==> v33 <==
## cu_engine
module cu_engine (
    input  clk, nrst,
    input  [71:0] filter, 
    input  [23:0] data_in,
    input  [ 8:0] pe_en_ctrl,
    output [15:0] pe_out
);
    reg [23:0] dff [0:1];
    wire [143:0] psum;
    pe pe00 (.clk(clk), .en(pe_en_ctrl[0]), .a(data_in[ 7: 0]), .b(filter[ 7: 0]), .out(psum[15: 0]));
    pe pe10 (.clk(clk), .en(pe_en_ctrl[1]), .a(data_in[15: 8]), .b(filter[15: 8]), .out(psum[31:16]));
    pe pe20 (.clk(clk), .en(pe_en_ctrl[2]), .a(data_in[23:16]), .b(filter[23:16]), .out(psum[47:32]));
    pe pe01 (.clk(clk), .en(pe_en_ctrl[3]), .a(dff[0][ 7: 0]), .b(filter[31:24]), .out(psum[63:48]));
    pe pe11 (.clk(clk), .en(pe_en_ctrl[4]), .a(dff[0][15: 8]), .b(filter[39:32]), .out(psum[79:64]));
    pe pe21 (.clk(clk), .en(pe_en_ctrl[5]), .a(dff[0][23:16]), .b(filter[47:40]), .out(psum[95:80]));
    pe pe02 (.clk(clk), .en(pe_en_ctrl[6]), .a(dff[1][ 7: 0]), .b(filter[55:48]), .out(psum[111: 96]));
    pe pe12 (.clk(clk), .en(pe_en_ctrl[7]), .a(dff[1][15: 8]), .b(filter[63:56]), .out(psum[127:112]));
    pe pe22 (.clk(clk), .en(pe_en_ctrl[8]), .a(dff[1][23:16]), .b(filter[71:64]), .out(psum[143:128]));
    always @(posedge clk) begin
        if (!nrst) begin
            dff[0] <= 0;
  ...
Settings: LEC_CHECK=0, CAP_MARGIN=15, CORE_MARGIN=2, CORE_UTILIZATION=68, CTS_CLUSTER_DIAMETER=29, CTS_CLUSTER_SIZE=35, MAX_ROUTING_LAYER=met4, SETUP_SLACK_MARGIN=1.0, SLEW_MARGIN=20; clock period 3.99 ns.
run.sh (not shown) runs the stock make flow with config.mk's settings and CLKGATE_MAP_FILE=.
==> v5: changes against v33 <==
CTS_CLUSTER_DIAMETER = 362   (was 29)
CTS_CLUSTER_SIZE = 61   (was 35)
HOLD_SLACK_MARGIN = -0.09   (was default)
TNS_END_PERCENT = 5   (was default)
==> comparison <==
- v33 stopped in global routing. v5 finished but failed the layout checks on negative setup slack.
- In area after synthesis, v5 and v33 do not differ.
- In die area, v33 and v5 do not differ.
- In synthesized cell count, v33 and v5 do not differ.

==> inputs of branch umber <==
Starting RTL as in the previous note.
==> flow/design.v (excerpt) <==
module cu_engine (
    input  clk, nrst,
    input  [71:0] filter, 
    input  [23:0] data_in,
    input  [ 8:0] pe_en_ctrl,
    output [15:0] pe_out
);
Settings: LEC_CHECK=0, ABC_AREA=1, CAP_MARGIN=20, CORE_MARGIN=2, CORE_UTILIZATION=72, CTS_CLUSTER_SIZE=100, PLACE_DENSITY=0.36, SETUP_SLACK_MARGIN=1.22, SLEW_MARGIN=20, TNS_END_PERCENT=5; clock period 4.39 ns.
==> branch violet: changes against branch umber <==
Settings changed: ABC_AREA 1 to not set, CORE_UTILIZATION 72 to 44, CTS_CLUSTER_SIZE 100 to not set, PLACE_DENSITY 0.36 to not set, SETUP_SLACK_MARGIN 1.22 to not set, TNS_END_PERCENT 5 to not set.
==> flow/constraint.sdc (replaced) <==
create_clock -name core_clock -period 6.07 [get_ports {clk}]
set_input_delay 1.2140 -clock core_clock [delete_from_list [all_inputs] [get_ports {clk}]]
set_output_delay 1.2140 -clock core_clock [all_outputs]
set_load 0.01 [all_outputs]
==> comparison <==
Branch violet finished with timing, DRC and antenna clean. Branch umber completed and failed the layout checks on setup timing.
In branch umber the sequential power is larger than in branch violet, by 40%.
Between branch umber and branch violet, the lower register-to-register slack is in branch umber (gap 1600 ps).
Against branch umber, the non-clock buffer count of branch violet is lower by 331.
Between branch umber and branch violet, the lower die area is in branch umber (gap 35%, measured against branch violet).
Between branch umber and branch violet, the lower via count is in branch violet (gap 41%, measured against branch violet).
Of branch violet and branch umber, branch umber has the higher routed wire length (gap 32%, measured against branch umber).
In branch violet the global-route usage is lower than in branch umber, by 22 points.
In branch violet the critical path depth is higher than in branch umber, by 3.
Between branch violet and branch umber, the lower first-iteration DRC count is in branch violet (gap 74%, measured against branch umber).
In flip-flop count, branch violet and branch umber do not differ.
Worst hold slack: branch violet is better than branch umber (49 ps).
==> figures <==
metric                                                                        branch umber   branch violet
Result of the run                                               complete, but fails checks  finished clean
Layout check failures                                                         setup timing               -
Count of instances resized after the clock tree is built                               710              20
Placed Area                                                                      32700 µm²       29200 µm²
Routed vias/inst                                                                      5.72            5.03
Clock latency on the worst-skew pair                                                470 ps          460 ps
Post-Synth AOI/OAI Area                                                              7.17%           7.64%
Count of antenna diodes in the layout                                                    6               0
Buffers excl. clock                                                                    487             156
Wire length on met3                                                                9060 µm         2060 µm
Layout-to-synthesis area ratio                                                      1.227x          1.116x
Nets@finish                                                                           5056            3889
WP depth                                                                                14              17
Area share of the leading cell type in the synthesized netlist                       29.9%           31.7%
Area occupied by registers                                                        3860 µm²        3840 µm²
Actual transition at the worst max-transition pin                                  1150 ps          562 ps
Invs w/o clock                                                                        1252             614
R2R cell count                                                                          18              14
Post-route clock period utilization                                                   128%           98.8%
Sequential fraction of the synthesis area                                            13.5%           14.3%
Number of multi-input logic gates                                                     2234            2036
Power in combinational cells                                                       26.3 mW         11.2 mW
Tool warnings                                                                           31              28
AND/OR/NAND/NOR Cells, Area Fraction                                                 15.2%           18.9%

==> maple: inputs <==
==> flow/design.v <==
module pe (
    input clk, en,
    input      [7:0] a, b,
    output reg [15:0] out
);
    always @(posedge clk) begin
        if (en) begin
            out <= a*b;
        end else begin  
            out <= 0;
        end
    end
endmodule
module cu_engine (
    input  clk, nrst,
    input  [71:0] filter, 
    input  [23:0] data_in,
    input  [ 8:0] pe_en_ctrl,
    output [15:0] pe_out
);
    reg [23:0] dff [0:1];
    wire [143:0] psum;
    pe pe00 (.clk(clk), .en(pe_en_ctrl[0]), .a(data_in[ 7: 0]), .b(filter[ 7: 0]), .out(psum[15: 0]));
    pe pe10 (.clk(clk), .en(pe_en_ctrl[1]), .a(data_in[15: 8]), .b(filter[15: 8]), .out(psum[31:16]));
    pe pe20 (.clk(clk), .en(pe_en_ctrl[2]), .a(data_in[23:16]), .b(filter[23:16]), .out(psum[47:32]));
    pe pe01 (.clk(clk), .en(pe_en_ctrl[3]), .a(dff[0][ 7: 0]), .b(filter[31:24]), .out(psum[63:48]));
    pe pe11 (.clk(clk), .en(pe_en_ctrl[4]), .a(dff[0][15: 8]), .b(filter[39:32]), .out(psum[79:64]));
    pe pe21 (.clk(clk), .en(pe_en_ctrl[5]), .a(dff[0][23:16]), .b(filter[47:40]), .out(psum[95:80]));
    pe pe02 (.clk(clk), .en(pe_en_ctrl[6]), .a(dff[1][ 7: 0]), .b(filter[55:48]), .out(psum[111: 96]));
    pe pe12 (.clk(clk), .en(pe_en_ctrl[7]), .a(dff[1][15: 8]), .b(filter[63:56]), .out(psum[127:112]));
    pe pe22 (.clk(clk), .en(pe_en_ctrl[8]), .a(dff[1][23:16]), .b(filter[71:64]), .out(psum[143:128]));
    always @(posedge clk) begin
        if (!nrst) begin
            dff[0] <= 0;
            dff[1] <= 0;
        end else begin
            dff[0] <= data_in;
            dff[1] <= dff[0]; 
        end
    end
    assign pe_out = psum[15:0] + psum[31:16] + psum[47:32] + psum[63:48] + psum[79:64] + psum[95:80] + psum[111:96] + psum[127:112] + psum[143:128];
endmodule
==> flow/run.sh <==
#!/bin/bash
# the make line also repeats each setting of config.mk as NAME=value (left out here)
make -C /OpenROAD-flow-scripts/flow DESIGN_CONFIG=/design/flow/config.mk WORK_HOME=/design/flow/orfs CLKGATE_MAP_FILE= finish
==> flow/config.mk <==
export PLATFORM = sky130hd
export DESIGN_NAME = cu_engine
export DESIGN_NICKNAME = cu_engine
export VERILOG_FILES = /design/flow/design.v
export SDC_FILE = /design/flow/constraint.sdc
export NUM_CORES = 4
export LEC_CHECK = 0
export CAP_MARGIN = 20
export CORE_MARGIN = 2
export CORE_UTILIZATION = 72
export CTS_CLUSTER_DIAMETER = 202
export CTS_CLUSTER_SIZE = 41
export MAX_ROUTING_LAYER = met4
export PLACE_DENSITY = 0.66
export SETUP_SLACK_MARGIN = 0.4
export SLEW_MARGIN = 20
==> flow/constraint.sdc <==
create_clock -name core_clock -period 5.19 [get_ports {clk}]
set_input_delay 1.0380 -clock core_clock [delete_from_list [all_inputs] [get_ports {clk}]]
set_output_delay 1.0380 -clock core_clock [all_outputs]
set_load 0.01 [all_outputs]
==> indigo: changes against maple <==
CTS_CLUSTER_DIAMETER = default   (was 202)
CTS_CLUSTER_SIZE = 50   (was 41)
PLACE_DENSITY = 0.67   (was 0.66)
SETUP_SLACK_MARGIN = 0.61   (was 0.4)
==> flow/constraint.sdc (replaced) <==
create_clock -name core_clock -period 3.49 [get_ports {clk}]
set_input_delay 0.6980 -clock core_clock [delete_from_list [all_inputs] [get_ports {clk}]]
set_output_delay 0.6980 -clock core_clock [all_outputs]
set_load 0.01 [all_outputs]
==> flow_summary.toml <==
# physical design summary
[placement]
dpl.hpwl_um = 64000
place.gp.congestion = 0.972
placed_cells = 3878
post-place-ws_ps = -1920
place_area_um2 = 32900

[status]
flow.stopped_at = "global routing (5_1_grt)"
error = "[ERROR GRT-0116] Global routing finished with congestion. Check the congestion regions in the DRC Viewer."
status = "stopped before the end"

[global_route]
grt_overflow = 200
grt_usage_pct = 78.8
met1_usage_pct = 74.6

[clock_network]
post_cts_buffers = 73
# the run above: indigo

==> flow_summary.toml <==
# generated from flow reports
[placement]
dpl.hpwl_um = 53700
place.gp.congestion = 0.984
post-place-ws_ps = -478
placed_cells = 3676

[synthesis]
synthTopCellsByCount = "inv_1, and2_1, fa_1"

[final_timing]
period_needed_ps = 5960
setup_ws_ps = -771
setup_violations = 12

[global_route]
grt_overflow = 0
gr-max-usage-layer = "met2"
grt_start_max_net_pins = 49

[final_layout]
post-route-util_pct = 87.5
comb_share_pct = 67.2

[status]
status = "failed layout checks"
violations = "negative setup slack"

[run]
maxCapViolations = 0

[setup_path]
reg2reg_depth = 15

[clock_network]
post_cts_buffers = 6
cts_tree = "done"

[drt]
dr.pass1.iters = 5
met2WireLength_um = 35000
wl_met1_um = 26000
# the run above: maple

Power and IR drop assume default switching activity.
